==> flow/run.sh <==
#!/bin/bash
# the make line also repeats each setting of config.mk as NAME=value (left out here)
make -C /OpenROAD-flow-scripts/flow DESIGN_CONFIG=/design/flow/config.mk WORK_HOME=/design/flow/orfs CLKGATE_MAP_FILE= finish
==> flow/config.mk <==
export PLATFORM = sky130hd
export DESIGN_NAME = digital_loc
export DESIGN_NICKNAME = digital_loc
export VERILOG_FILES = /design/flow/design.v
export SDC_FILE = /design/flow/constraint.sdc
export NUM_CORES = 4
export LEC_CHECK = 0
export CAP_MARGIN = 20
export CORE_MARGIN = 2
export CORE_UTILIZATION = 9
export SLEW_MARGIN = 20
==> flow/constraint.sdc <==
create_clock -name core_clock -period 12.0 [get_ports {clk}]
set_input_delay 2.4000 -clock core_clock [delete_from_list [all_inputs] [get_ports {clk}]]
set_output_delay 2.4000 -clock core_clock [all_outputs]
set_load 0.01 [all_outputs]
==> flow/design.v <==
`timescale 1ns / 1ps
module D_flipflop(
    input D,
    input clk,
    input en,
    input reset,
	 output reg Q
    );
always @ (posedge clk or negedge reset)
if (!reset)
Q <= 1'b0;
else if (en)
Q <= D;
endmodule
`timescale 1ns / 1ps
module Debouncing(
    input In,
    input clk,
    input en,
	 input rst,
    output X
    );
	 wire temp1,temp2,temp3;
D_flipflop ONE(In,clk,en,rst,temp1),
			  TWO(temp1,clk,en,rst,temp2),
			  Three(temp2,clk,en,rst,temp3);
assign X= temp1 && temp2 && temp3 ;
endmodule
`timescale 1ns / 1ps
module Rising_Edge_Detector(
input LEVEL,
input clk,
input en,
input rst,
output Z
    );
reg [1:0] state, nextState;
parameter ONE=2'b00, ZERO=2'b01, EDGE=2'b10, X = 2'b11 ;
always @ (LEVEL or state)  begin
 case (state)
 ONE: if (LEVEL) nextState = ONE;
	else nextState = ZERO;
 ZERO: if (LEVEL) nextState = EDGE;
	else nextState = ZERO;
 EDGE: if (LEVEL) nextState = ONE;
	else nextState = ZERO;
 default:
	nextState = X;
 endcase
 end
always @ (posedge clk or negedge rst) begin
 if(!rst) state <= ZERO;
 else if (en) state <= nextState;
end
assign Z = (state == EDGE);
endmodule
`timescale 1ns / 1ps
module ClockDivider( clk, tick, rst);
	input clk,rst;
	output tick;
	reg out;
	integer i;
	assign tick = (i >= 3) && !out;
	always@(posedge clk or negedge rst) begin
		if(!rst) begin
			i <= 0;
			out <= 1'b0;
		end
		else begin
				if(i<3)
					i <= i+1;
				else begin
					out <= !out;
					i <= 0;
				end
			end
	end
endmodule
`timescale 1ns / 1ps
module UpCounter_SyncReset(clk, en, rst, Q);
input clk, en, rst;
output reg [1:0] Q;
always @ (posedge clk or negedge rst) begin
	if(!rst)
		Q<=2'b00;  
	else if (en) begin
		if(Q == 2'b11)
			Q<=2'b00;
		else
			Q<=Q+1'b1;
			end
end
endmodule
`timescale 1ns / 1ps
module dec(
	input [5:0] sec,
	input [3:0] min2,
	input [3:0] min1,
	input [3:0] H2,
	input [2:0] H1,
	input condition,
	input [3:0] Amin2,
	input [3:0] Amin1,
	input [3:0] AH2,
	input [1:0] AH1,
	input clk,
	input tick,
	input reset,
	output reg [6:0] out,
	output reg [3:0]selector
	);
	reg [6:0] out_min2;
	reg [6:0] out_min1;
	reg [6:0] out_H2;
	reg [6:0] out_H1;
	reg [6:0] out_Amin2;
	reg [6:0] out_Amin1;
	reg [6:0] out_AH2;
	reg [6:0] out_AH1;
always @ (*)
begin
	 case (min2)
			4'b0000: out_min2=7'b0000001;  
			4'b0001: out_min2=7'b1001111;  
			4'b0010: out_min2=7'b0010010;
			4'b0011: out_min2=7'b0000110; 
			4'b0100: out_min2=7'b1001100; 
			4'b0101: out_min2=7'b0100100;
			4'b0110: out_min2=7'b0100000;  
			4'b0111: out_min2=7'b0001111; 
			4'b1000: out_min2=7'b0000000; 
			4'b1001: out_min2=7'b0000100;
			4'b1010: out_min2=7'b0001000;  
			4'b1111: out_min2=7'b1101010;  
			default: out_min2=7'b1111111;  
		endcase
case (min1)
			4'b0000: out_min1=7'b0000001;  
			4'b0001: out_min1=7'b1001111;  
			4'b0010: out_min1=7'b0010010;
			4'b0011: out_min1=7'b0000110; 
			4'b0100: out_min1=7'b1001100; 
			4'b0101: out_min1=7'b0100100;
			4'b0110: out_min1=7'b0100000;  
			4'b0111: out_min1=7'b0001111; 
			4'b1000: out_min1=7'b0000000; 
			4'b1001: out_min1=7'b0000100;
			4'b1010: out_min1=7'b1110000;  
			4'b1111: out_min1=7'b0001000;  
			default: out_min1=7'b1111111;  
		endcase
		case (H2)
			4'b0000: out_H2=7'b0000001;  
			4'b0001: out_H2=7'b1001111;  
			4'b0010: out_H2=7'b0010010;
			4'b0011: out_H2=7'b0000110; 
			4'b0100: out_H2=7'b1001100; 
			4'b0101: out_H2=7'b0100100;
			4'b0110: out_H2=7'b0100000;  
			4'b0111: out_H2=7'b0001111; 
			4'b1000: out_H2=7'b0000000; 
			4'b1001: out_H2=7'b0000100; 
			4'b1010: out_H2=7'b0010000;  
			4'b1111: out_H2=7'b1110001;  
			default: out_H2=7'b1111111;  
		endcase
		case (H1)
			3'b000: out_H1=7'b0000001;  
			3'b001: out_H1=7'b1001111;  
			3'b010: out_H1=7'b0010010;
			3'b011: out_H1=7'b0100100;		 
			3'b111: out_H1=7'b0001000;		 
			default: out_H1=7'b1111111;  
		endcase
case (Amin2)
			4'b0000: out_Amin2=7'b0000001;  
			4'b0001: out_Amin2=7'b1001111;  
			4'b0010: out_Amin2=7'b0010010;
			4'b0011: out_Amin2=7'b0000110; 
			4'b0100: out_Amin2=7'b1001100; 
			4'b0101: out_Amin2=7'b0100100;
			4'b0110: out_Amin2=7'b0100000;  
			4'b0111: out_Amin2=7'b0001111; 
			4'b1000: out_Amin2=7'b0000000; 
			4'b1001: out_Amin2=7'b0000100;
			default: out_Amin2=7'b1111111;  
		endcase
case (Amin1)
			4'b0000: out_Amin1=7'b0000001;  
			4'b0001: out_Amin1=7'b1001111;  
			4'b0010: out_Amin1=7'b0010010;
			4'b0011: out_Amin1=7'b0000110; 
			4'b0100: out_Amin1=7'b1001100; 
			4'b0101: out_Amin1=7'b0100100;
			4'b0110: out_Amin1=7'b0100000;  
			4'b0111: out_Amin1=7'b0001111; 
			4'b1000: out_Amin1=7'b0000000; 
			4'b1001: out_Amin1=7'b0000100;
			default: out_Amin1=7'b1111111;  
		endcase
		case (AH2)
			4'b0000: out_AH2=7'b0000001;  
			4'b0001: out_AH2=7'b1001111;  
			4'b0010: out_AH2=7'b0010010;
			4'b0011: out_AH2=7'b0000110; 
			4'b0100: out_AH2=7'b1001100; 
			4'b0101: out_AH2=7'b0100100;
			4'b0110: out_AH2=7'b0100000;  
			4'b0111: out_AH2=7'b0001111; 
			4'b1000: out_AH2=7'b0000000; 
			4'b1001: out_AH2=7'b0000100; 
			default: out_AH2=7'b1111111;  
		endcase
		case (AH1)
			2'b00: out_AH1=7'b0000001;  
			2'b01: out_AH1=7'b1001111;  
			2'b10: out_AH1=7'b0010010;	
			default: out_AH1=7'b1111111;  
		endcase
end
wire [1:0] kk;
UpCounter_SyncReset clock_only(clk,tick,reset,kk);
always @(*)
if(condition==1'b1)
	case(kk) 
	2'b00:begin selector= 4'b1110; out=out_Amin2; end
	2'b01:begin selector= 4'b1101; out=out_Amin1; end
	2'b10:begin selector= 4'b1011; out=out_AH2; end
	2'b11:begin selector= 4'b0111; out=out_AH1; end
	endcase	
else
	case(kk) 
	2'b00:begin selector= 4'b1110; out=out_min2; end
	2'b01:begin selector= 4'b1101; out=out_min1; end
	2'b10:begin selector= 4'b1011; out=out_H2; end
	2'b11:begin selector= 4'b0111; out=out_H1; end
	endcase
endmodule
`timescale 1ns / 1ps
module clk1 (
	input clk,
	input rst,
	input clr,
	output rise,
	output reg out);
	integer i;
	assign rise = !clr && (i >= 5) && !out;
	always@(posedge clk or negedge rst) begin
		if(!rst) begin
			i <= 0;
			out <= 1'b0;
		end
		else if(clr) begin
			i <= 0;
			out <= 1'b0;
		end
		else begin
				if(i<5)
					i <= i+1;
				else begin
					out <= !out;
					i <= 0;
				end
			end
	end
endmodule
`timescale 1ns / 1ps
module clk2 (
	input clk,
	input rst,
	input clr,
	output rise,
	output reg out);
	integer i;
	assign rise = !clr && (i >= 799) && !out;
	always@(posedge clk or negedge rst) begin
		if(!rst) begin
			i <= 0;
			out <= 1'b0;
		end
		else if(clr) begin
			i <= 0;
			out <= 1'b0;
		end
		else begin
				if(i<799)
					i <= i+1;
				else begin
					out <= !out;
					i <= 0;
				end
			end
	end
endmodule
`timescale 1ns / 1ps
module clk3 (
	input clk,
	input rst,
	input clr,
	output rise,
	output reg out);
	integer i;
	assign rise = !clr && (i >= 24) && !out;
	always@(posedge clk or negedge rst) begin
		if(!rst) begin
			i <= 0;
			out <= 1'b0;
		end
		else if(clr) begin
			i <= 0;
			out <= 1'b0;
		end
		else begin
				if(i<24)
					i <= i+1;
				else begin
					out <= !out;
					i <= 0;
				end
			end
	end
endmodule
`timescale 1ns / 1ps
module I2s(
	 input CLK,
	 input rst,
	 input enable,
	 output S_CLK,
	 output LR_CLK,
	 output M_CLK,
	 output reg Sin
    );
wire [15:0] data= 16'b1101101101101110;
wire clk1,clk2,clk3;
wire rise1,rise2,rise3;
clk1  five_hundred_500KHz	 (CLK,rst,!enable,rise1,clk1);
clk2  four_4KHz			 	 (CLK,rst,!enable,rise2,clk2);
clk3 thirty_two_times_128KHz(CLK,rst,!enable,rise3,clk3);
assign M_CLK = clk1;
assign LR_CLK = clk2;
assign S_CLK = clk3;
integer i;
always @(posedge CLK or negedge rst)
begin
	if (!rst)
		begin
		i <=0;
		Sin <= 1'b0;
		end
	else if (!enable)
		begin
		i <=0;
		Sin <= 1'b0;
		end
	else if (rise3)
		begin
		Sin<=data[i[3:0]];
		i <= i+1;
		end
end
endmodule
`timescale 1ns / 1ps
module digital_loc(
    input key_a,
    input key_b,
    input key_c,
    input key_d,
    input reset,
	 input clk,
    output [6:0] postion_state,
	 output  [3:0] x,
	 output reg [1:0] Led2,
	 output  [3:0] selector,
	 output reg dot,
	 output S_CLK,
	 output LR_CLK,
	 output M_CLK,
	 output  Sin
    );
	  wire tick;
	 reg [3:0] min2; reg[3:0] min1; reg[2:0] H1; reg [3:0] H2;
	 reg [3:0] A_min2; reg [3:0] A_min1; reg [1:0] A_H1; reg [3:0] A_H2;
	 reg [5:0] sec;
	 ClockDivider twohundredHZ(clk, tick, reset);
	 wire tempa, tempb, tempc, tempd;
	 Debouncing a(key_a,clk,tick,reset,tempa),
					b(key_b,clk,tick,reset,tempb),
					c(key_c,clk,tick,reset,tempc),
					d(key_d,clk,tick,reset,tempd);
	 wire tempAA,tempBB,tempCC,tempDD;
	Rising_Edge_Detector		AA(tempa,clk,tick,reset,tempAA),
									BB(tempb,clk,tick,reset,tempBB),
									CC(tempc,clk,tick,reset,tempCC),
									DD(tempd,clk,tick,reset,tempDD);
integer interal_counter;
reg alarm_sound;
reg [20:0] old_value;
reg condition_alarm;
 reg [3:0] state, nextState;
parameter state_Clock=4'b0001        ,state_Adjust_min2= 4'b0010;
parameter state_Adjust_min1= 4'b0011 ,state_Adjust_H2= 4'b0100;
parameter state_Adjust_H1= 4'b0101   ,state_Adjust_Amin2= 4'b0110;
parameter state_Adjust_Amin1= 4'b0111,state_Adjust_AH2= 4'b1000;
parameter state_Adjust_AH1= 4'b1001  ,state_Pause=4'b1010;
parameter state_Stop_A= 4'b1011      , state_Adjust_X=4'b1111;
assign x = state;
always @(*)
	condition_alarm = (state == state_Adjust_Amin2) || (state == state_Adjust_Amin1) ||
	                  (state == state_Adjust_AH2)   || (state == state_Adjust_AH1);
always @ (*)
if(!tempAA && !tempBB   )
	nextState=state;
else
 case (state)
	state_Clock: begin if(tempAA) nextState = state_Adjust_min2;
	else if(tempBB) nextState =state_Pause;
	else  nextState = state_Clock; end
	state_Pause: begin if(tempBB) nextState=state_Clock;
	else nextState=state_Pause; end
	state_Adjust_min2: begin if(tempAA) nextState= state_Adjust_min1;
	else nextState= state_Clock; end
	state_Adjust_min1: begin if(tempAA) nextState= state_Adjust_H2;
	else nextState= state_Clock; end
	state_Adjust_H2: begin if(tempAA) nextState= state_Adjust_H1;
	else nextState= state_Clock; end
	state_Adjust_H1: begin if(tempAA) nextState= state_Adjust_Amin2;
	else nextState= state_Clock; end
	state_Adjust_Amin2: begin if(tempAA) nextState= state_Adjust_Amin1;
	else nextState= state_Clock; end
	state_Adjust_Amin1: begin if(tempAA) nextState= state_Adjust_AH2;
	else nextState= state_Clock; end
	state_Adjust_AH2:begin if(tempAA) nextState= state_Adjust_AH1;
	else nextState= state_Clock; end
	state_Adjust_AH1:begin if(tempAA) nextState= state_Adjust_min2;
	else nextState= state_Clock; end
 default: nextState = state_Adjust_X;
 endcase
always @ (posedge clk or negedge reset)
begin
	if(!reset)
		state <= state_Clock;
	else if(tick)
		state <= nextState;
end
always @(posedge clk or negedge reset)
	if(!reset )
			begin
				min2<=0;
				min1<=0;
				H1 <=0;
				H2 <=0;
				sec<=0;
				A_min2<=0;
				A_min1<=4'b0000;
				A_H1 <=0;
				A_H2 <=0;
				Led2<=2'b00;
				alarm_sound<=0;
				interal_counter<=0;
				dot<=0;
				old_value<=21'b0;
			end
else if(tick) begin
if(interal_counter<199)
					interal_counter<=interal_counter+1;
else begin
							interal_counter<=0;
							dot<=!dot;
if(state == state_Pause) begin min2<=min2; min1<=min1; H1<=H1; H2<=H2; dot<=0; end   
else if(Led2==2'b11)
							begin
							Led2<=2'b00; alarm_sound<=0; sec<=old_value[5:0];
							min2<=old_value[9:6]; min1<= old_value[13:10]; H2<= old_value[17:14]; H1<= old_value[20:18];
							old_value <=21'b000000000000000000000;
							end
else begin
							if(sec == 6'b111011)
								begin
								sec <= 6'b000000;
								if(min2==4'b1001)
									begin
									min2<=4'b0000;
									if(min1==4'b0101)
										begin
										min1<=4'b0000;
										if( (H1==3'b010) && (H2==4'b0011) )
											begin H1<=3'b000; H2<=4'b0000; end
										else if(H2==4'b1001)
											begin H2<=4'b0000; H1<=H1+1'b1; end
										else
											H2<=H2+1'b1;
										end
									else
										min1<=min1+1'b1;
									end
								else
									min2<=min2+1'b1;
								end
							else
								sec <= sec+1'b1;
							if( (H1==A_H1) && (H2==A_H2) && (min1==A_min1) && (min2==A_min2) && (sec==6'b000000))
								begin
								Led2<=2'b11; alarm_sound<=1;
								old_value <={H1,H2,min1,min2,(sec+1'b1)};
								min2<= 4'b1111; min1<= 4'b1111; H2<= 4'b1111; H1<= 3'b111;
								end
		end
		end
if((state != state_Clock) && (state != state_Pause))
		begin
		dot<=0;
		begin min2<=min2; min1<=min1; H1<=H1; H2<=H2; end
		 if((tempCC==1) && (state == state_Adjust_min2))
			if(min2==4'b1001)
					min2 <= 4'b0000;
			else	min2<=min2+1'b1;
	else if((tempCC==1) && (state == state_Adjust_min1))
			if(min1==4'b0101)
					min1 <= 4'b0000;
			else	min1<=min1+1'b1;
	else if((tempCC==1) && (state == state_Adjust_H2))
			if( H2==4'b1001)
					H2<=4'b0000;
			else
					H2<=H2+1'b1;
	else if((tempCC==1) && (state == state_Adjust_H1))
			if(H1==3'b010)
				H1<=3'b000;
			else	H1<=H1+1'b1;
	else if((tempCC==1) && (state == state_Adjust_Amin2))
			begin
			if(A_min2==4'b1001)
					A_min2 <= 4'b0000;
			else	A_min2<= A_min2+1'b1;
			end
	else if((tempCC==1) && (state == state_Adjust_Amin1))
			begin
			if(A_min1==4'b0101)
					A_min1 <= 4'b0000;
			else	A_min1<=A_min1+1'b1;
			end
	else if((tempCC==1) && (state == state_Adjust_AH2))
			begin
			if( A_H2==4'b1001)
					A_H2<=4'b0000;
			else
					A_H2<=A_H2+1'b1;
			end
	else if((tempCC==1) && (state == state_Adjust_AH1))
			begin
			if(A_H1==2'b10)
				A_H1<=2'b00;
			else	A_H1<=A_H1+1'b1;
			end
if((tempDD==1) && (state == state_Adjust_min2))
			if( min2==0)
					min2<= 4'b1001;
			else
					min2<=min2-1'b1;
	else if((tempDD==1) && (state == state_Adjust_min1))
			if(min1==0)
				min1 <= 4'b0101;
			else
				min1<=min1-1'b1;
	else if((tempDD==1) && (state == state_Adjust_H2))
			if( H2==0)
				H2<=4'b1001;
			else
				H2<=H2-1'b1;
	else if((tempDD==1) && (state == state_Adjust_H1))
			if (H1==0)
				H1 <= 3'b010;
			else
				H1 <= H1-1'b1;
	else if((tempDD==1) && (state == state_Adjust_Amin2))
			begin
			if( A_min2==0)
					A_min2<= 4'b1001;
			else
					A_min2<=A_min2-1'b1;
			end
	else if((tempDD==1) && (state == state_Adjust_Amin1))
			begin
			if(A_min1==0)
				A_min1 <= 4'b0101;
			else
				A_min1<=A_min1-1'b1;
			end
	else if((tempDD==1) && (state == state_Adjust_AH2))
			begin
			if( A_H2==0)
				A_H2<=4'b1001;
			else
				A_H2<=A_H2-1'b1;
			end
	else if((tempDD==1) && (state == state_Adjust_AH1))
			begin
			if (A_H1==0)
				A_H1 <= 2'b10;
			else
				A_H1 <= A_H1-1'b1;
			end
end
end
I2s sound(clk,reset,alarm_sound,S_CLK,LR_CLK,M_CLK,Sin);
dec print_satus(sec,min2,min1,H2,H1,condition_alarm,A_min2, A_min1, A_H2,A_H1,clk,tick,reset, postion_state,selector);
endmodule
==> results.py, run 1 <==
# Metrics from the implementation run
metrics = {
    "outcome": {
        "status": "finished clean",
    },
    "critical_path": {
        "crit_chain": "inv_1 > ha_1 > or3_1 > a21oi_1 > o21ai_0 > a32o_1 > o21ai_0 > clkdlybuf4s50_1",
        "r2r-end": "old_value[2]$_DFFE_PN0P_",
        "reg2reg_depth": 8,
        "worstSetupStartpointType": "flop",
        "critical_path_class": "flop to primary output",
        "cp_num_buf_inv": 2,
        "path_depth": 8,
        "crit_top_cell": "o21ai_0",
        "end_kind": "primary output",
        "critPathMaxFanout": 9,
        "crit_path_top_delay_cell": "clkdlybuf4s50_1",
        "r2r-start": "interal_counter[0]$_DFFE_PN0P_",
        "path_delay_family": "AND-OR/OR-AND gates",
        "slowest_delay_ns": 0.62,
        "worstPathRequired_ns": 9.60,
        "critPathCapture": "postion_state[5]",
        "r2r_setup_slack_ns": 8.73,
        "arrival_ns": 3.49,
        "startpoint": "H1[0]$_DFFE_PN0P_",
    },
    "cts": {
        "cts_setup_buffers": 0,
        "cts_tree": "yes",
        "insertion_delay_ns": 0.57,
        "numCtsBuffers": 28,
        "cts_sinks": 257,
        "hold_buffers": 0,
        "cts_resized": 0,
        "h-tree-depth": 1,
        "cts_buffer_depth": 3,
        "cts.clk_slew.worst_paths_ns": 0.06,
        "root_buffer": "clkbuf_16",
    },
    "die": {
        "row_count": 154,
        "die_width_um": 425.7,
        "fp_util": 0.09066,
        "die_h_um": 425.7,
        "core_mm2": 0.1765,
        "ioPinCount": 28,
        "chipArea_mm2": 0.1812,
    },
    "power": {
        "swShare": 0.2162,
        "pg_clk_mw": 0.838,
        "power_frac_comb": 0.013,
        "irDropWorstVdd_mv": 0.1055,
        "p_int_mw": 1.357,
        "p_clk_frac": 0.484,
        "p_leak_nw": 7.281,
        "pg_seq_mw": 0.871,
        "comb_power_mw": 0.0222,
        "pwr-share-seq": 0.503,
        "power.switching_mw": 0.3743,
        "p_per_area_mw_per_mm2": 87.29,
        "top_power_group": "sequential cells",
    },
    "routing": {
        "drt_iter0_drc": 1154,
        "antenna_left": 0,
        "dr_total_vias": 13230,
        "drt_pass1_iterations": 6,
        "viasPerCell": 3.163,
        "antenna-diode-count": 0,
        "drc_errors": 0,
        "wl_per_cell_um": 9.995,
        "routed_wl_um": 41810,
    },
    "sta": {
        "period_needed_ns": 5.889,
        "worst_pin_slew_ns": 0.9963,
        "skew_ns": 0.02979,
        "clock.fmax_mhz": 169.8,
        "slew_violations": 0,
        "slew_headroom": 0.3342,
        "tns_ns": 0,
        "finalSetupViolCount": 0,
        "fin_crit_sh": 0.4908,
        "hold_viol": 0,
        "grt_setup_unrepaired": "false",
    },
    "worst_hold_path": {
        "hold_start": "sound.four_4KHz.i[0]$_DFF_PN0_",
        "hold_end": "sound.four_4KHz.i[0]$_DFF_PN0_",
        "worstHoldPathCells": 1,
        "holdCritPathClass": "flop to flop",
    },
    "yosys": {
        "area_leaders": "dfrtp_1 39%, ha_1 5.6%, nor2_1 5.6%",
        "synthesis.nets": 1922,
        "synth-async-reset-ratio": 1.000,
        "yosys.stat.seqShare": 0.4023,
        "yosys.area.top_type_share": 0.3941,
        "numSynthFlops": 257,
        "yosys-stat-area_mm2": 0.01600,
        "ys_types": 84,
        "synth_top_cell_by_count": "dfrtp_1",
        "simple_gate_area_frac": 0.2361,
        "ff_type": "dfrtp_1",
        "synth_stat.cells": 1844,
        "ys_sh_xor": 0.08648,
        "yosys_warnings": 10,
        "synthTopLogicFamily": "simple AND/OR/NAND/NOR gates",
        "synth_area_leader_cell": "dfrtp_1",
        "synth.cell_area_mm2": 0.01600,
        "synthAoiAreaFrac": 0.1429,
        "synth_cells": 1844,
        "top_cells_by_count": "252 x dfrtp_1, 238 x nor2_1, 185 x nand2_1, 109 x o21ai_0, 89 x a21oi_1",
        "edf_count": 0,
        "syn-mean-instance-area_um2": 8.678,
        "yosys.area_share.adder": 0.05630,
        "mux_area_frac": 0.03268,
    },
    "global_route": {
        "grt_pass1_wl_um": 68600,
        "grt_max_degree": 114,
        "track_usage": 0.04488,
        "grt_pass1_vias": 12730,
        "antenna_found_initial": 0,
        "gr-total-overflow": 0,
    },
    "placement": {
        "gp_congestion": 0.8845,
        "dp_cells": 4131,
        "hpwl_um": 29980,
        "portBuffers": 27,
    },
    "layout": {
        "fill_cells": 20340,
        "area_delta_synth_final_pct": 23.95,
        "fin_nets": 1900,
        "final-instance-count-excl-fill": 4183,
    },
    "run": {
        "drv_cap": 0,
        "tool_warnings": 78,
    },
}
==> area by class of cell <==
cell class                 instances  area, um2  share of cell area
clock inverter                     4      48.80            0.002460
tap                             2340       2928              0.1476
timing repair buffer              39      376.6             0.01899
clock buffer                      47      823.3             0.04151
inverter                          86      322.8             0.01628
multi-input combinational       1410       8897              0.4486
sequential                       257       6437              0.3246
==> per-stage QoR <==
step / util / power, mW / hold slack (ns) / worst slack [ns] / instance area (um2)
finish: 0.1124 / 1.731 / 0.4835 / 6.111 / 19830
detailed placement: 0.1073 / 0.9114 / 0.4787 / 6.724 / 18940
floorplan: - / 0.8881 / 0.4546 / 7.679 / 16000
CTS: 0.1123 / 1.763 / 0.4866 / 6.115 / 19820
global placement: 0.1073 / 0.9109 / 0.4711 / 6.645 / 18940
global route: 0.1124 / 1.801 / 0.5070 / 5.977 / 19830
==> metal layers <==
metal / global-route usage / vias to the layer above / routed length [um]
li1: - / 6435 / -
met1: 0.05707 / 6388 / 18120
met2: 0.07906 / 323 / 20790
met3: 0.004568 / 85 / 1733
met4: 0.01413 / 0 / 1171
met5: 0 / - / 0
==> run 2, diff against run 1 <==
- CELL_PAD_IN_SITES_DETAIL_PLACEMENT: not set -> 1
- CELL_PAD_IN_SITES_GLOBAL_PLACEMENT: not set -> 1
- CORE_ASPECT_RATIO: not set -> 0.84
- CORE_UTILIZATION: 9 -> 40
- CTS_CLUSTER_DIAMETER: not set -> 32
- GPL_ROUTABILITY_DRIVEN: not set -> 0
- GPL_TIMING_DRIVEN: not set -> 1
- MAX_ROUTING_LAYER: not set -> met5
- MIN_ROUTING_LAYER: not set -> met2
- PLACE_DENSITY: not set -> 0.45
- TNS_END_PERCENT: not set -> 75
- clock period: 12.0 -> 8.2 ns (I/O delays scaled with it)
==> results.py, run 2 <==
# Metrics from the implementation run
metrics = {
    "outcome": {
        "status": "finished clean",
    },
    "yosys": {
        "edf_count": 0,
        "synthTopLogicFamily": "simple AND/OR/NAND/NOR gates",
        "mux_area_frac": 0.03268,
        "yosys_warnings": 10,
        "synthAoiAreaFrac": 0.1429,
        "synth_cells": 1844,
        "yosys-stat-area_mm2": 0.01600,
        "yosys.area_share.adder": 0.05630,
        "numSynthFlops": 257,
        "simple_gate_area_frac": 0.2361,
        "top_cells_by_count": "252 x dfrtp_1, 238 x nor2_1, 185 x nand2_1, 109 x o21ai_0, 89 x a21oi_1",
        "synth-async-reset-ratio": 1.000,
        "ys_types": 84,
        "synth_area_leader_cell": "dfrtp_1",
        "yosys.area.top_type_share": 0.3941,
        "ff_type": "dfrtp_1",
        "ys_sh_xor": 0.08648,
        "synth_stat.cells": 1844,
        "synth_top_cell_by_count": "dfrtp_1",
        "yosys.stat.seqShare": 0.4023,
        "syn-mean-instance-area_um2": 8.678,
        "area_leaders": "dfrtp_1 39%, ha_1 5.6%, nor2_1 5.6%",
        "synth.cell_area_mm2": 0.01600,
        "synthesis.nets": 1922,
    },
    "critical_path": {
        "crit_path_top_delay_cell": "a222oi_1",
        "crit_top_cell": "inv_1",
        "r2r-start": "state[1]$_DFFE_PN0P_",
        "reg2reg_depth": 8,
        "critPathCapture": "postion_state[0]",
        "worstPathRequired_ns": 6.56,
        "critical_path_class": "flop to primary output",
        "r2r_setup_slack_ns": 4.90,
        "r2r-end": "old_value[11]$_DFFE_PN0P_",
        "cp_num_buf_inv": 3,
        "slowest_delay_ns": 0.52,
        "arrival_ns": 3.55,
        "crit_chain": "inv_1 > ha_1 > nor2b_1 > o22ai_1 > a222oi_1 > mux4_2 > inv_1 > clkdlybuf4s50_1",
        "critPathMaxFanout": 9,
        "worstSetupStartpointType": "flop",
        "path_depth": 8,
        "path_delay_family": "buffers and inverters",
        "end_kind": "primary output",
        "startpoint": "H1[0]$_DFFE_PN0P_",
    },
    "sta": {
        "clock.fmax_mhz": 192.6,
        "slew_violations": 0,
        "whs_ns": 0.4949,
        "hold_viol": 0,
        "grt_setup_unrepaired": "false",
        "finalSetupViolCount": 0,
        "slew_headroom": 0.2879,
        "fin_crit_sh": 0.6330,
        "tns_ns": 0,
        "worst_pin_slew_ns": 1.066,
        "skew_ns": 0.02261,
        "period_needed_ns": 5.191,
    },
    "worst_hold_path": {
        "hold_start": "d.Three.Q$_DFFE_PN0P_",
        "holdCritPathClass": "flop to flop",
        "worstHoldPathCells": 2,
        "hold_end": "d.Three.Q$_DFFE_PN0P_",
    },
    "die": {
        "die_h_um": 187.3,
        "ioPinCount": 28,
        "die_width_um": 222.2,
        "core_mm2": 0.03965,
        "row_count": 67,
        "fp_util": 0.4036,
        "chipArea_mm2": 0.04163,
    },
    "routing": {
        "wl_met3_um": 20310,
        "antenna-diode-count": 0,
        "routed_wl_um": 46940,
        "drt_pass1_iterations": 6,
        "viasPerCell": 7.726,
        "top_layer_used": "met5",
        "wl_per_cell_um": 19.31,
        "met1Wirelength_um": 0,
        "antenna_left": 0,
        "dr_wl_met2_um": 24180,
        "drc_errors": 0,
        "dr_total_vias": 18780,
        "drt_iter0_drc": 1793,
    },
    "layout": {
        "area_delta_synth_final_pct": 19.51,
        "final-instance-count-excl-fill": 2431,
        "fin_nets": 1940,
        "final_util": 0.4823,
    },
    "cts": {
        "cts_setup_buffers": 0,
        "cts_tree": "yes",
        "cts_sinks": 257,
        "insertion_delay_ns": 0.59,
        "cts_resized": 0,
        "numCtsBuffers": 66,
        "h-tree-depth": 3,
        "hold_buffers": 0,
        "cts.clk_slew.worst_paths_ns": 0.04,
        "cts_buffer_depth": 3,
        "root_buffer": "clkbuf_16",
    },
    "placement": {
        "dp_cells": 2311,
        "hpwl_um": 30980,
        "portBuffers": 27,
    },
    "power": {
        "pwr-share-seq": 0.306,
        "pg_clk_mw": 2.87,
        "p_clk_frac": 0.686,
        "power_mw": 4.181,
        "irDropWorstVdd_mv": 0.1683,
        "power_frac_comb": 0.008,
        "comb_power_mw": 0.0334,
        "p_leak_nw": 8.017,
        "swShare": 0.2153,
        "p_per_area_mw_per_mm2": 218.6,
        "p_int_mw": 3.281,
        "power.switching_mw": 0.9002,
        "pg_seq_mw": 1.28,
        "top_power_group": "the clock network",
    },
    "run": {
        "drv_cap": 0,
        "tool_warnings": 80,
    },
    "global_route": {
        "antenna_found_initial": 0,
        "grt_pass1_vias": 21960,
        "track_usage": 0.3411,
        "grt_max_degree": 111,
        "gr-total-overflow": 0,
        "grt_pass1_wl_um": 76980,
    },
}
-- run 2: cell type report --
type                            count  area, um2
Fill cell                        4512      20530
Multi-Input combinational cell   1410       8907
Sequential cell                   257       6437
Clock buffer                       84       1843
Tap cell                          517      646.9
Clock inverter                     36      585.6
Timing Repair Buffer               41      380.4
Inverter                           86      322.8
-- run 2: through the flow --
stage	worst slack, ns	instance area (um2)
after floorplan	4.639	16000
after global placement	3.892	16690
after detailed placement	3.790	16690
after CTS	3.154	19120
after global routing	2.852	19120
final	3.009	19120
-- run 2: routing by layer --
layer  vias to the layer above  track usage
met3                       280       0.4881
met4                        12      0.06107
met5                         -      0.07949
met1                      6798            -
li1                       6464            -
met2                      5227       0.3857
==> run 3, diff against run 2 <==
- CELL_PAD_IN_SITES_DETAIL_PLACEMENT: 1 -> not set
- CELL_PAD_IN_SITES_GLOBAL_PLACEMENT: 1 -> 0
- CORE_ASPECT_RATIO: 0.84 -> not set
- CORE_UTILIZATION: 40 -> 71
- GPL_ROUTABILITY_DRIVEN: 0 -> not set
- MAX_ROUTING_LAYER: met5 -> not set
- MIN_ROUTING_LAYER: met2 -> met1
- PLACE_DENSITY: 0.45 -> not set
- PLACE_DENSITY_LB_ADDON: not set -> 0.01
- SETUP_SLACK_MARGIN: not set -> 0.65
- TNS_END_PERCENT: 75 -> not set
- clock period: 8.2 -> 2.29 ns (I/O delays scaled with it)
==> results.py, run 3 <==
# Metrics from the implementation run
metrics = {
    "outcome": {
        "status": "did not finish",
        "lastStage": "4_1_cts",
        "stop_error": "[ERROR DPL-0038] Utilization greater than 100%, impossible to legalize",
    },
    "placement": {
        "hpwl_um": 31130,
        "placed_area_mm2": 0.01896,
        "dp_cells": 2298,
        "place_ws_ns": -0.3724,
        "portBuffers": 27,
        "gp_congestion": 0.9516,
    },
    "yosys": {
        "yosys.area_share.adder": 0.05630,
        "synth_top_cell_by_count": "dfrtp_1",
        "synth_cells": 1844,
        "yosys-stat-area_mm2": 0.01600,
        "yosys.stat.seqShare": 0.4023,
        "top_cells_by_count": "252 x dfrtp_1, 238 x nor2_1, 185 x nand2_1, 109 x o21ai_0, 89 x a21oi_1",
        "mux_area_frac": 0.03268,
        "synth_stat.cells": 1844,
        "yosys_warnings": 10,
        "edf_count": 0,
        "area_leaders": "dfrtp_1 39%, ha_1 5.6%, nor2_1 5.6%",
        "numSynthFlops": 257,
        "ys_sh_xor": 0.08648,
        "simple_gate_area_frac": 0.2361,
        "syn-mean-instance-area_um2": 8.678,
        "yosys.area.top_type_share": 0.3941,
        "ys_types": 84,
        "synthTopLogicFamily": "simple AND/OR/NAND/NOR gates",
        "ff_type": "dfrtp_1",
        "synth_area_leader_cell": "dfrtp_1",
        "synthesis.nets": 1922,
        "synthAoiAreaFrac": 0.1429,
        "synth-async-reset-ratio": 1.000,
        "synth.cell_area_mm2": 0.01600,
    },
    "die": {
        "fp_util": 0.7287,
        "die_width_um": 154.1,
        "row_count": 54,
        "ioPinCount": 28,
        "chipArea_mm2": 0.02375,
        "die_h_um": 154.1,
        "core_mm2": 0.02196,
    },
}
run 3: through the flow:
stage / power, mW / utilization
2_1_floorplan: 4.654 / -
3_3_place_gp: 4.775 / 0.8634
3_5_place_dp: 4.781 / 0.8634
==> run 4, diff against run 3 <==
- ABC_AREA: not set -> 1
- CAP_MARGIN: 20 -> 10
- CELL_PAD_IN_SITES_GLOBAL_PLACEMENT: 0 -> 3
- CORE_MARGIN: 2 -> 10
- CORE_UTILIZATION: 71 -> 59
- CTS_CLUSTER_DIAMETER: 32 -> not set
- CTS_CLUSTER_SIZE: not set -> 15
- GPL_ROUTABILITY_DRIVEN: not set -> 0
- GPL_TIMING_DRIVEN: 1 -> 0
- MAX_ROUTING_LAYER: not set -> met5
- MIN_ROUTING_LAYER: met1 -> not set
- PLACE_DENSITY_LB_ADDON: 0.01 -> not set
- SETUP_SLACK_MARGIN: 0.65 -> not set
- SLEW_MARGIN: 20 -> 5
- TNS_END_PERCENT: not set -> 75
- clock period: 2.29 -> 10.0 ns (I/O delays scaled with it)
==> results.py, run 4 <==
# Metrics from the implementation run
metrics = {
    "yosys": {
        "ff_type": "dfrtp_1",
        "synth_cells": 2533,
        "synth_area_leader_cell": "dfrtp_1",
        "synthTopLogicFamily": "simple AND/OR/NAND/NOR gates",
        "ys_types": 50,
        "synth-async-reset-ratio": 1.000,
        "synthesis.nets": 2611,
        "yosys.area.top_type_share": 0.3618,
        "yosys_warnings": 10,
        "area_leaders": "dfrtp_1 36%, nand2_1 13%, nor2_1 8.5%",
        "top_cells_by_count": "623 x nand2_1, 393 x nor2_1, 290 x inv_1, 252 x dfrtp_1, 170 x nand3_1",
        "edf_count": 0,
        "synthAoiAreaFrac": 0.1008,
        "synth_stat.cells": 2533,
        "simple_gate_area_frac": 0.3501,
        "synth.cell_area_mm2": 0.01743,
        "yosys.area_share.adder": 0.05168,
        "ys_sh_xor": 0.04723,
        "yosys.stat.seqShare": 0.3693,
        "numSynthFlops": 257,
        "syn-mean-instance-area_um2": 6.882,
        "mux_area_frac": 0,
        "synth_top_cell_by_count": "nand2_1",
        "yosys-stat-area_mm2": 0.01743,
    },
    "die": {
        "row_count": 62,
        "fp_util": 0.6024,
        "die_width_um": 191.9,
        "core_mm2": 0.02894,
        "chipArea_mm2": 0.03682,
        "die_h_um": 191.9,
    },
    "outcome": {
        "status": "did not finish",
        "lastStage": "3_1_place_gp_skip_io",
        "stop_error": "[ERROR GPL-0301] Utilization 142.509 % exceeds 100%.",
    },
}
==> run 5, diff against run 4 <==
- CAP_MARGIN: 10 -> 20
- CELL_PAD_IN_SITES_GLOBAL_PLACEMENT: 3 -> not set
- CORE_MARGIN: 10 -> 2
- CORE_UTILIZATION: 59 -> 72
- GPL_ROUTABILITY_DRIVEN: 0 -> not set
- GPL_TIMING_DRIVEN: 0 -> not set
- MAX_ROUTING_LAYER: met5 -> not set
- PLACE_DENSITY: not set -> 0.38
- SETUP_SLACK_MARGIN: not set -> 0.25
- SLEW_MARGIN: 5 -> 20
- TNS_END_PERCENT: 75 -> not set
- clock period: 10.0 -> 2.95 ns (I/O delays scaled with it)
==> results.py, run 5 <==
# Metrics from the implementation run
metrics = {
    "power": {
        "p_clk_frac": 0.513,
        "p_leak_nw": 9.148,
        "power.switching_mw": 1.716,
        "power_frac_comb": 0.014,
        "top_power_group": "the clock network",
        "p_int_mw": 5.758,
        "p_per_area_mw_per_mm2": 368.1,
        "pwr-share-seq": 0.473,
        "power_mw": 7.474,
        "pg_clk_mw": 3.83,
        "comb_power_mw": 0.103,
        "swShare": 0.2296,
        "pg_seq_mw": 3.54,
        "irDropWorstVdd_mv": 0.6621,
    },
    "global_route": {
        "grt_max_degree": 81,
        "gr-total-overflow": 0,
        "grt_pass1_vias": 18570,
        "antenna_found_initial": 1,
        "grt_pass1_wl_um": 92650,
        "track_usage": 0.4424,
    },
    "critical_path": {
        "path_delay_family": "flip-flops",
        "crit_top_cell": "nand2_1",
        "r2r-end": "A_min2[3]$_DFFE_PN0P_",
        "cp_num_buf_inv": 4,
        "critPathCapture": "postion_state[2]",
        "reg2reg_depth": 17,
        "crit_path_top_delay_cell": "dfstp_2",
        "critPathMaxFanout": 6,
        "startpoint": "state[0]$_DFFE_PN1P_",
        "r2r-start": "state[3]$_DFFE_PN0P_",
        "end_kind": "primary output",
        "critical_path_class": "flop to primary output",
        "arrival_ns": 2.52,
        "path_depth": 10,
        "slowest_delay_ns": 0.61,
        "worstSetupStartpointType": "flop",
        "worstPathRequired_ns": 2.36,
        "r2r_setup_slack_ns": 0.18,
        "crit_chain": "inv_4 > nand2_4 > inv_2 > nand2_1 > nand4_1 > buf_6 > nand2_1 > a21oi_2 > a31oi_1 > buf_2",
    },
    "sta": {
        "hold_viol": 0,
        "worst_pin_slew_ns": 0.9313,
        "setup_ws_ns": -0.1561,
        "fin_crit_sh": 1.053,
        "slew_violations": 0,
        "finalSetupViolCount": 7,
        "tns_ns": -0.7443,
        "grt_setup_unrepaired": "true",
        "whs_ns": 0.001370,
        "period_needed_ns": 3.106,
        "skew_ns": 0.02924,
        "slew_headroom": 0.3726,
        "clock.fmax_mhz": 322.0,
    },
    "yosys": {
        "yosys.area_share.adder": 0.05168,
        "synth_stat.cells": 2533,
        "synth.cell_area_mm2": 0.01743,
        "edf_count": 0,
        "ys_types": 50,
        "ff_type": "dfrtp_1",
        "synth_area_leader_cell": "dfrtp_1",
        "area_leaders": "dfrtp_1 36%, nand2_1 13%, nor2_1 8.5%",
        "ys_sh_xor": 0.04723,
        "syn-mean-instance-area_um2": 6.882,
        "mux_area_frac": 0,
        "yosys_warnings": 10,
        "synthTopLogicFamily": "simple AND/OR/NAND/NOR gates",
        "synthAoiAreaFrac": 0.1008,
        "yosys.area.top_type_share": 0.3618,
        "synthesis.nets": 2611,
        "synth_cells": 2533,
        "numSynthFlops": 257,
        "yosys.stat.seqShare": 0.3693,
        "synth_top_cell_by_count": "nand2_1",
        "simple_gate_area_frac": 0.3501,
        "yosys-stat-area_mm2": 0.01743,
        "synth-async-reset-ratio": 1.000,
        "top_cells_by_count": "623 x nand2_1, 393 x nor2_1, 290 x inv_1, 252 x dfrtp_1, 170 x nand3_1",
    },
    "placement": {
        "portBuffers": 27,
        "placed_area_mm2": 0.01828,
        "hpwl_um": 35950,
        "dp_cells": 2871,
        "gp_congestion": 1.027,
    },
    "layout": {
        "area_delta_synth_final_pct": 16.47,
        "fin_area_mm2": 0.02030,
        "fin_nets": 2734,
        "final-instance-count-excl-fill": 2997,
        "fill_cells": 1353,
    },
    "run": {
        "tool_warnings": 80,
        "drv_cap": 0,
    },
    "cts": {
        "numCtsBuffers": 28,
        "cts.clk_slew.worst_paths_ns": 0.09,
        "hold_buffers": 0,
        "cts_tree": "yes",
        "insertion_delay_ns": 0.58,
        "cts_sinks": 257,
        "h-tree-depth": 1,
        "root_buffer": "clkbuf_16",
        "cts_buffer_depth": 3,
    },
    "die": {
        "fp_util": 0.7382,
        "die_h_um": 159.6,
        "row_count": 56,
        "core_mm2": 0.02361,
        "chipArea_mm2": 0.02547,
        "ioPinCount": 28,
        "die_width_um": 159.6,
    },
    "routing": {
        "drc_errors": 0,
        "dr_total_vias": 19540,
        "drt_iter0_drc": 3508,
        "viasPerCell": 6.519,
        "drt_pass1_iterations": 12,
        "wl_per_cell_um": 19.92,
        "routed_wl_um": 59690,
        "antenna_left": 0,
    },
    "outcome": {
        "check-failures": "negative setup slack",
        "status": "finished with violations",
    },
    "worst_hold_path": {
        "holdCritPathClass": "primary input to asynchronous set/reset pin",
    },
}
## run 5: layout make-up
cell class                      count  area (um2)  share of cell area
Sequential cell                   257        6455              0.3179
Timing Repair Buffer              159        1320             0.06502
Inverter                          297        1139             0.05608
Antenna cell                        1       2.502           0.0001233
Clock buffer                       36       770.7             0.03796
Multi-Input combinational cell   1913       10010              0.4932
Clock inverter                     15       203.9             0.01005
Tap cell                          319       399.1             0.01966
## run 5: metal layers
metal | GRT usage | part of all wire
met1 | 0.5334 | 0.35
met2 | 0.7288 | 0.46
met3 | 0.1078 | 0.12
met4 | 0.2483 | 0.072
met5 | 0.001894 | 0
## run 5: what timing repair did
item / 4_1_cts / 5_1_grt
pin swaps: 32 / 25
endpoints found under the setup margin: 8 / 68
resized: 154 / 59
setup buffers: 59 / 15
endpoints found under the hold margin: 0 / 0
## run 5: through the flow
step / setup slack (ns) / utilization
4_1_cts: 0.1214 / 0.8479
5_1_grt: -0.1235 / 0.8597
2_1_floorplan: 0.6685 / -
6_report: -0.1561 / 0.8598
3_5_place_dp: 0.1225 / 0.7743
3_3_place_gp: 0.1907 / 0.7743
==> run 6, diff against run 5 <==
- ABC_AREA: 1 -> not set
- CELL_PAD_IN_SITES_DETAIL_PLACEMENT: not set -> 2
- CELL_PAD_IN_SITES_GLOBAL_PLACEMENT: not set -> 1
- CORE_ASPECT_RATIO: not set -> 0.84
- CORE_UTILIZATION: 72 -> 40
- CTS_CLUSTER_DIAMETER: not set -> 32
- CTS_CLUSTER_SIZE: 15 -> not set
- GPL_ROUTABILITY_DRIVEN: not set -> 0
- GPL_TIMING_DRIVEN: not set -> 1
- MAX_ROUTING_LAYER: not set -> met4
- MIN_ROUTING_LAYER: not set -> met2
- PLACE_DENSITY: 0.38 -> 0.45
- SETUP_SLACK_MARGIN: 0.25 -> not set
- TNS_END_PERCENT: not set -> 75
- clock period: 2.95 -> 3.66 ns (I/O delays scaled with it)
==> results.py, run 6 <==
# Metrics from the implementation run
metrics = {
    "power": {
        "p_per_area_mw_per_mm2": 474.5,
        "top_power_group": "the clock network",
        "pwr-share-seq": 0.307,
        "power_mw": 9.344,
        "comb_power_mw": 0.0845,
        "p_int_mw": 7.328,
        "pg_seq_mw": 2.87,
        "p_leak_nw": 8.343,
        "pg_clk_mw": 6.39,
        "power_frac_comb": 0.009,
        "power.switching_mw": 2.016,
        "p_clk_frac": 0.684,
        "irDropWorstVdd_mv": 0.3888,
        "swShare": 0.2157,
    },
    "placement": {
        "hpwl_um": 35390,
        "portBuffers": 27,
        "dp_cells": 2343,
    },
    "global_route": {
        "grt_pass1_wl_um": 89110,
        "track_usage": 0.4224,
        "grt_pass1_vias": 23410,
        "grt_max_degree": 86,
        "gr-total-overflow": 0,
        "antenna_found_initial": 0,
    },
    "critical_path": {
        "reg2reg_depth": 6,
        "crit_path_top_delay_cell": "dfrtp_1",
        "slowest_delay_ns": 0.69,
        "end_kind": "primary output",
        "r2r-start": "sec[2]$_DFFE_PN0P_",
        "path_delay_family": "flip-flops",
        "critical_path_class": "flop to primary output",
        "arrival_ns": 3.00,
        "crit_chain": "nor2_1 > nand2_1 > nand2_1 > a22oi_1 > nand3_1 > a32o_1 > clkdlybuf4s50_1",
        "startpoint": "A_H2[2]$_DFFE_PN0P_",
        "path_depth": 7,
        "worstPathRequired_ns": 2.93,
        "r2r-end": "min2[0]$_DFFE_PN0P_",
        "r2r_setup_slack_ns": 0.40,
        "critPathMaxFanout": 14,
        "critPathCapture": "postion_state[4]",
        "worstSetupStartpointType": "flop",
        "crit_top_cell": "nand2_1",
        "cp_num_buf_inv": 1,
    },
    "die": {
        "fp_util": 0.4036,
        "ioPinCount": 28,
        "core_mm2": 0.03965,
        "chipArea_mm2": 0.04163,
        "die_h_um": 187.3,
        "die_width_um": 222.2,
        "row_count": 67,
    },
    "sta": {
        "hold_viol": 0,
        "fin_crit_sh": 1.019,
        "grt_setup_unrepaired": "true",
        "skew_ns": 0.02943,
        "period_needed_ns": 3.728,
        "slew_violations": 0,
        "clock.fmax_mhz": 268.3,
        "setup_ws_ns": -0.06779,
        "tns_ns": -0.06779,
        "finalSetupViolCount": 1,
        "worst_pin_slew_ns": 1.138,
        "slew_headroom": 0.2383,
    },
    "yosys": {
        "edf_count": 0,
        "synth_top_cell_by_count": "dfrtp_1",
        "synth.cell_area_mm2": 0.01600,
        "ff_type": "dfrtp_1",
        "yosys.area_share.adder": 0.05630,
        "yosys_warnings": 10,
        "top_cells_by_count": "252 x dfrtp_1, 238 x nor2_1, 185 x nand2_1, 109 x o21ai_0, 89 x a21oi_1",
        "area_leaders": "dfrtp_1 39%, ha_1 5.6%, nor2_1 5.6%",
        "yosys.area.top_type_share": 0.3941,
        "yosys-stat-area_mm2": 0.01600,
        "syn-mean-instance-area_um2": 8.678,
        "mux_area_frac": 0.03268,
        "ys_sh_xor": 0.08648,
        "yosys.stat.seqShare": 0.4023,
        "synth_cells": 1844,
        "synth-async-reset-ratio": 1.000,
        "synth_area_leader_cell": "dfrtp_1",
        "synthesis.nets": 1922,
        "synth_stat.cells": 1844,
        "numSynthFlops": 257,
        "synthTopLogicFamily": "simple AND/OR/NAND/NOR gates",
        "ys_types": 84,
        "synthAoiAreaFrac": 0.1429,
        "simple_gate_area_frac": 0.2361,
    },
    "layout": {
        "final-seq-area_mm2": 0.006460,
        "final-instance-count-excl-fill": 2480,
        "fin_nets": 1990,
        "final-comb-area_mm2": 0.009030,
        "area_delta_synth_final_pct": 23.07,
        "fill_cells": 4149,
    },
    "run": {
        "tool_warnings": 80,
        "drv_cap": 0,
    },
    "routing": {
        "wl_per_cell_um": 22.46,
        "drc_errors": 0,
        "viasPerCell": 8.001,
        "antenna_left": 0,
        "drt_pass1_iterations": 12,
        "dr_total_vias": 19840,
        "routed_wl_um": 55710,
        "drt_iter0_drc": 2838,
    },
    "cts": {
        "cts_sinks": 257,
        "insertion_delay_ns": 0.62,
        "cts_tree": "yes",
        "numCtsBuffers": 69,
        "cts_buffer_depth": 3,
        "root_buffer": "clkbuf_16",
        "cts.clk_slew.worst_paths_ns": 0.04,
        "h-tree-depth": 3,
    },
    "outcome": {
        "check-failures": "negative setup slack",
        "status": "finished with violations",
    },
    "worst_hold_path": {
        "holdCritPathClass": "primary input to asynchronous set/reset pin",
    },
}
## run 6: final cells by class
class	instances	area share
clock buffer	97	0.1050
antenna	1	0.0001271
inverter	86	0.01703
sequential	257	0.3280
multi-input combinational	1410	0.4585
clock inverter	24	0.01862
timing repair buffer	88	0.03984
tap	517	0.03285
## run 6: timing repair
action | 4_1_cts | 5_1_grt
pin swaps | 2 | 3
hold buffers | 0 | 0
gates resized | 32 | 36
gates cloned | 0 | 0
setup buffers | 0 | 15
endpoints found under the setup margin | 7 | 5
## run 6: metrics by stage
stage / utilization / instance area (um2) / hold slack [ns] / setup slack [ns]
floorplan: - / 16000 / 0.4364 / 1.007
global placement: 0.4279 / 16970 / 0.4749 / 0.3880
detailed placement: 0.4279 / 16970 / 0.4935 / 0.2759
CTS: 0.4905 / 19450 / 0.1729 / -0.07259
global route: 0.4966 / 19690 / 0.2047 / -0.1079
finish: 0.4966 / 19690 / 0.1521 / -0.06779
## run 6: routing by layer
layer | up-vias | GRT usage | wire [um]
met4 | 0 | 0.08264 | 2997
met3 | 407 | 0.5375 | 23150
met2 | 5962 | 0.4917 | 29560
met1 | 6906 | - | 0
met5 | - | - | 0
li1 | 6568 | - | -
==> run 7, diff against run 6 <==
- ABC_AREA: not set -> 1
- CELL_PAD_IN_SITES_DETAIL_PLACEMENT: 2 -> not set
- CELL_PAD_IN_SITES_GLOBAL_PLACEMENT: 1 -> not set
- CORE_ASPECT_RATIO: 0.84 -> not set
- CORE_UTILIZATION: 40 -> 72
- CTS_CLUSTER_DIAMETER: 32 -> not set
- CTS_CLUSTER_SIZE: not set -> 15
- GPL_ROUTABILITY_DRIVEN: 0 -> not set
- GPL_TIMING_DRIVEN: 1 -> not set
- HOLD_SLACK_MARGIN: not set -> 0.3
- MAX_ROUTING_LAYER: met4 -> not set
- MIN_ROUTING_LAYER: met2 -> not set
- PLACE_DENSITY: 0.45 -> not set
- PLACE_DENSITY_LB_ADDON: not set -> 0.05
- SETUP_SLACK_MARGIN: not set -> 0.82
- TNS_END_PERCENT: 75 -> not set
- clock period: 3.66 -> 2.95 ns (I/O delays scaled with it)
==> results.py, run 7 <==
# Metrics from the implementation run
metrics = {
    "critical_path": {
        "r2r_setup_slack_ns": 0.08,
        "worstPathRequired_ns": 2.36,
        "end_kind": "primary output",
        "reg2reg_depth": 22,
        "startpoint": "print_satus.clock_only.Q[0]$_DFFE_PN0P_",
        "arrival_ns": 3.00,
        "r2r-start": "H1[1]$_DFFE_PN0P_",
        "r2r-end": "H1[1]$_DFFE_PN0P_",
        "slowest_delay_ns": 0.68,
        "path_depth": 9,
        "critPathMaxFanout": 4,
        "path_delay_family": "AND-OR/OR-AND gates",
        "crit_path_top_delay_cell": "a21oi_1",
        "critPathCapture": "postion_state[2]",
        "worstSetupStartpointType": "flop",
        "critical_path_class": "flop to primary output",
        "crit_chain": "inv_4 > ha_2 > inv_2 > a21oi_1 > o211ai_1 > nand4_1 > nand2_1 > a31oi_1 > buf_2",
        "cp_num_buf_inv": 3,
    },
    "routing": {
        "drt_iter0_drc": 4600,
        "antenna_left": 0,
        "drc_errors": 0,
        "viasPerCell": 6.905,
        "wl_per_cell_um": 22.31,
        "drt_pass1_iterations": 33,
        "dr_total_vias": 21050,
        "routed_wl_um": 68010,
    },
    "layout": {
        "final-seq-area_mm2": 0.006470,
        "fill_cells": 1002,
        "final-comb-area_mm2": 0.01057,
        "final-instance-count-excl-fill": 3048,
        "area_delta_synth_final_pct": 23.20,
        "fin_area_mm2": 0.02148,
        "fin_nets": 2783,
    },
    "yosys": {
        "ys_types": 50,
        "yosys.area_share.adder": 0.05168,
        "mux_area_frac": 0,
        "synth_top_cell_by_count": "nand2_1",
        "synth.cell_area_mm2": 0.01743,
        "synthAoiAreaFrac": 0.1008,
        "numSynthFlops": 257,
        "yosys.stat.seqShare": 0.3693,
        "yosys.area.top_type_share": 0.3618,
        "synth_area_leader_cell": "dfrtp_1",
        "synth_cells": 2533,
        "ys_sh_xor": 0.04723,
        "synth_stat.cells": 2533,
        "synthTopLogicFamily": "simple AND/OR/NAND/NOR gates",
        "simple_gate_area_frac": 0.3501,
        "edf_count": 0,
        "yosys_warnings": 10,
        "yosys-stat-area_mm2": 0.01743,
        "syn-mean-instance-area_um2": 6.882,
        "top_cells_by_count": "623 x nand2_1, 393 x nor2_1, 290 x inv_1, 252 x dfrtp_1, 170 x nand3_1",
        "area_leaders": "dfrtp_1 36%, nand2_1 13%, nor2_1 8.5%",
        "synthesis.nets": 2611,
        "ff_type": "dfrtp_1",
        "synth-async-reset-ratio": 1.000,
    },
    "power": {
        "p_per_area_mw_per_mm2": 351.3,
        "comb_power_mw": 0.107,
        "swShare": 0.2353,
        "power_frac_comb": 0.014,
        "power.switching_mw": 1.775,
        "p_clk_frac": 0.517,
        "p_leak_nw": 9.635,
        "p_int_mw": 5.769,
        "pg_clk_mw": 3.90,
        "top_power_group": "the clock network",
        "pwr-share-seq": 0.469,
        "pg_seq_mw": 3.54,
        "irDropWorstVdd_mv": 0.5122,
    },
    "worst_hold_path": {
        "worstHoldPathCells": 2,
        "hold_start": "AA.state[0]$_DFF_PN1_",
        "hold_end": "AA.state[0]$_DFF_PN1_",
        "holdCritPathClass": "flop to flop",
    },
    "global_route": {
        "gr-total-overflow": 0,
        "grt_max_degree": 85,
        "antenna_found_initial": 4,
        "grt_pass1_wl_um": 88530,
        "track_usage": 0.4176,
        "grt_pass1_vias": 18170,
    },
    "placement": {
        "gp_congestion": 1.023,
        "hpwl_um": 34800,
        "placed_area_mm2": 0.01826,
        "place_ws_ns": 0.1138,
        "dp_cells": 2863,
        "portBuffers": 27,
    },
    "die": {
        "die_width_um": 159.6,
        "die_h_um": 159.6,
        "chipArea_mm2": 0.02547,
        "core_mm2": 0.02361,
        "fp_util": 0.7382,
        "row_count": 56,
        "ioPinCount": 28,
    },
    "cts": {
        "cts_tree": "yes",
        "h-tree-depth": 1,
        "cts_sinks": 257,
        "cts.clk_slew.worst_paths_ns": 0.08,
        "insertion_delay_ns": 0.59,
        "numCtsBuffers": 29,
        "cts_buffer_depth": 3,
        "root_buffer": "clkbuf_16",
    },
    "sta": {
        "slew_headroom": 0.3428,
        "hold_viol": 0,
        "worst_pin_slew_ns": 0.9756,
        "setup_ws_ns": -0.6392,
        "finalSetupViolCount": 7,
        "whs_ns": 0.4763,
        "skew_ns": 0.03030,
        "clock.fmax_mhz": 278.6,
        "slew_violations": 0,
        "fin_crit_sh": 1.217,
        "period_needed_ns": 3.589,
        "grt_setup_unrepaired": "true",
    },
    "run": {
        "tool_warnings": 79,
        "drv_cap": 0,
    },
    "outcome": {
        "status": "finished with violations",
        "check-failures": "negative setup slack",
    },
}
run 7: per-stage QoR:
step                utilization  total power, mW  TNS, ns
floorplan                     -            3.610        0
global placement         0.7734            3.699        0
detailed placement       0.7734            3.704        0
CTS                      0.8557            7.438        0
global route             0.9094            7.683   -2.681
finish                   0.9095            7.544   -2.097
run 7: final cells by class:
cell class	instances	share of cell area
inverters	297	0.05418
clock inverters	19	0.009904
flip-flops and latches	257	0.3013
multi-input cells	1915	0.4921
clock buffers	35	0.03717
well taps	319	0.01859
repair buffers	205	0.08669
diodes	1	0.0001165
run 7: routing by layer:
metal  global-route usage  part of all wire  up-vias  routed length (um)
met5                    0            0.0015        -                 104
met4               0.2182              0.10        6                6892
met3              0.06903              0.14      835                9332
met2               0.6995              0.43     2139               29420
met1               0.5221              0.33     9476               22250
li1                     -                 -     8591                   -
run 7: timing repair:
| action | CTS | global route |
|---|---|---|
| buffers inserted | 68 | 58 |
| gates cloned | 1 | 2 |
| resized | 197 | 237 |
| pin swaps | 41 | 86 |
| hold buffers | 1 | 0 |
| setup endpoints to repair | 92 | 179 |
| hold endpoints to repair | 78 | 0 |
==> run 8, diff against run 7 <==
- CELL_PAD_IN_SITES_GLOBAL_PLACEMENT: not set -> 0
- CTS_CLUSTER_DIAMETER: not set -> 234
- CTS_CLUSTER_SIZE: 15 -> not set
- GPL_TIMING_DRIVEN: not set -> 1
- HOLD_SLACK_MARGIN: 0.3 -> not set
- MIN_ROUTING_LAYER: not set -> met1
- PLACE_DENSITY_LB_ADDON: 0.05 -> 0.27
- SETUP_SLACK_MARGIN: 0.82 -> 0.8
- clock period: 2.95 -> 3.02 ns (I/O delays scaled with it)
==> results.py, run 8 <==
# Metrics from the implementation run
metrics = {
    "outcome": {
        "status": "finished with violations",
        "check-failures": "negative setup slack",
    },
    "power": {
        "p_leak_nw": 9.413,
        "power.switching_mw": 1.639,
        "top_power_group": "the clock network",
        "power_frac_comb": 0.013,
        "p_int_mw": 5.669,
        "irDropWorstVdd_mv": 0.4424,
        "swShare": 0.2243,
        "p_per_area_mw_per_mm2": 348.7,
        "pg_clk_mw": 3.75,
        "comb_power_mw": 0.0962,
        "pg_seq_mw": 3.46,
        "p_clk_frac": 0.514,
        "power_mw": 7.308,
        "pwr-share-seq": 0.473,
    },
    "placement": {
        "portBuffers": 27,
        "gp_congestion": 0.9752,
        "hpwl_um": 34700,
        "dp_cells": 2863,
    },
    "sta": {
        "finalSetupViolCount": 1,
        "worst_pin_slew_ns": 0.7447,
        "skew_ns": 0.01456,
        "grt_setup_unrepaired": "true",
        "slew_headroom": 0.4989,
        "slew_violations": 0,
        "period_needed_ns": 3.085,
        "hold_viol": 0,
        "setup_ws_ns": -0.06517,
        "whs_ns": 0.01837,
        "clock.fmax_mhz": 324.1,
        "fin_crit_sh": 1.022,
    },
    "die": {
        "row_count": 56,
        "ioPinCount": 28,
        "fp_util": 0.7382,
        "die_h_um": 159.6,
        "chipArea_mm2": 0.02547,
        "die_width_um": 159.6,
        "core_mm2": 0.02361,
    },
    "routing": {
        "dr_total_vias": 19570,
        "antenna_left": 0,
        "routed_wl_um": 58500,
        "drc_errors": 0,
        "drt_pass1_iterations": 12,
        "wl_per_cell_um": 19.32,
        "viasPerCell": 6.463,
        "drt_iter0_drc": 3291,
        "antenna-diode-count": 0,
    },
    "layout": {
        "fill_cells": 1194,
        "final-seq-area_mm2": 0.006467,
        "final-comb-area_mm2": 0.01031,
        "area_delta_synth_final_pct": 20.23,
        "fin_nets": 2766,
        "final-instance-count-excl-fill": 3028,
    },
    "yosys": {
        "synthesis.nets": 2611,
        "synthTopLogicFamily": "simple AND/OR/NAND/NOR gates",
        "ff_type": "dfrtp_1",
        "yosys.area_share.adder": 0.05168,
        "numSynthFlops": 257,
        "yosys.area.top_type_share": 0.3618,
        "top_cells_by_count": "623 x nand2_1, 393 x nor2_1, 290 x inv_1, 252 x dfrtp_1, 170 x nand3_1",
        "mux_area_frac": 0,
        "synth-async-reset-ratio": 1.000,
        "yosys.stat.seqShare": 0.3693,
        "synth_area_leader_cell": "dfrtp_1",
        "synth_top_cell_by_count": "nand2_1",
        "synth_stat.cells": 2533,
        "synth.cell_area_mm2": 0.01743,
        "simple_gate_area_frac": 0.3501,
        "yosys-stat-area_mm2": 0.01743,
        "yosys_warnings": 10,
        "syn-mean-instance-area_um2": 6.882,
        "edf_count": 0,
        "synth_cells": 2533,
        "area_leaders": "dfrtp_1 36%, nand2_1 13%, nor2_1 8.5%",
        "synthAoiAreaFrac": 0.1008,
        "ys_sh_xor": 0.04723,
        "ys_types": 50,
    },
    "global_route": {
        "grt_max_degree": 80,
        "gr-total-overflow": 0,
        "antenna_found_initial": 0,
        "met3_usage": 0.05600,
        "grt_busiest_layer": "met2",
        "met1_usage": 0.5255,
        "grt_pass1_vias": 18260,
        "groute.layer.met2.usage": 0.6974,
        "grt_pass1_wl_um": 87690,
        "track_usage": 0.4127,
    },
    "cts": {
        "hold_buffers": 0,
        "cts_tree": "yes",
        "h-tree-depth": 1,
        "cts.clk_slew.worst_paths_ns": 0.07,
        "cts_buffer_depth": 3,
        "insertion_delay_ns": 0.58,
        "numCtsBuffers": 28,
        "cts_sinks": 257,
        "root_buffer": "clkbuf_16",
    },
    "critical_path": {
        "r2r-start": "H1[2]$_DFFE_PN0P_",
        "cp_num_buf_inv": 2,
        "worstPathRequired_ns": 2.42,
        "r2r-end": "H1[2]$_DFFE_PN0P_",
        "worstSetupStartpointType": "flop",
        "path_depth": 9,
        "end_kind": "primary output",
        "critPathMaxFanout": 4,
        "arrival_ns": 2.48,
        "crit_path_top_delay_cell": "dfrtp_2",
        "path_delay_family": "AND-OR/OR-AND gates",
        "startpoint": "H2[1]$_DFFE_PN0P_",
        "critical_path_class": "flop to primary output",
        "slowest_delay_ns": 0.46,
        "crit_chain": "ha_4 > nand2_1 > inv_1 > o21ai_1 > nand3_1 > nand4_1 > o311ai_2 > o31ai_2 > buf_2",
        "reg2reg_depth": 9,
        "r2r_setup_slack_ns": 0.49,
        "critPathCapture": "postion_state[1]",
    },
    "run": {
        "drv_cap": 0,
        "tool_warnings": 78,
    },
    "worst_hold_path": {
        "holdCritPathClass": "primary input to asynchronous set/reset pin",
    },
}
## run 8: layout make-up
cell class / instances / share of cell area
clock buffer: 36 / 0.03773
clock inverter: 15 / 0.009970
inverter: 297 / 0.05546
multi-input combinational: 1914 / 0.4919
sequential: 257 / 0.3086
tap: 319 / 0.01904
timing repair buffer: 190 / 0.07725
## run 8: timing repair
| item | CTS | global route |
|---|---|---|
| gates resized | 195 | 151 |
| pin swaps | 32 | 45 |
| setup buffers | 64 | 49 |
| endpoints found under the setup margin | 86 | 113 |
| cloned | 0 | 1 |
## run 8: routing by layer
| metal | part of all wire | wire length (um) |
|---|---|---|
| met2 | 0.47 | 27390 |
| met4 | 0.068 | 3950 |
| met5 | 0 | 0 |
| met3 | 0.11 | 6174 |
| met1 | 0.36 | 20990 |
## run 8: stage by stage
stage / setup WS, ns / util / setup TNS [ns] / area [um2]
5_1_grt: -0.02841 / 0.8876 / -0.03669 / 20960
4_1_cts: 0.1422 / 0.8523 / 0 / 20120
6_report: -0.06517 / 0.8876 / -0.06517 / 20960
3_5_place_dp: 0.1308 / 0.7723 / 0 / 18240
2_1_floorplan: 0.8195 / - / 0 / 17450
3_3_place_gp: 0.1892 / 0.7723 / 0 / 18240
Power and IR drop assume default switching activity.
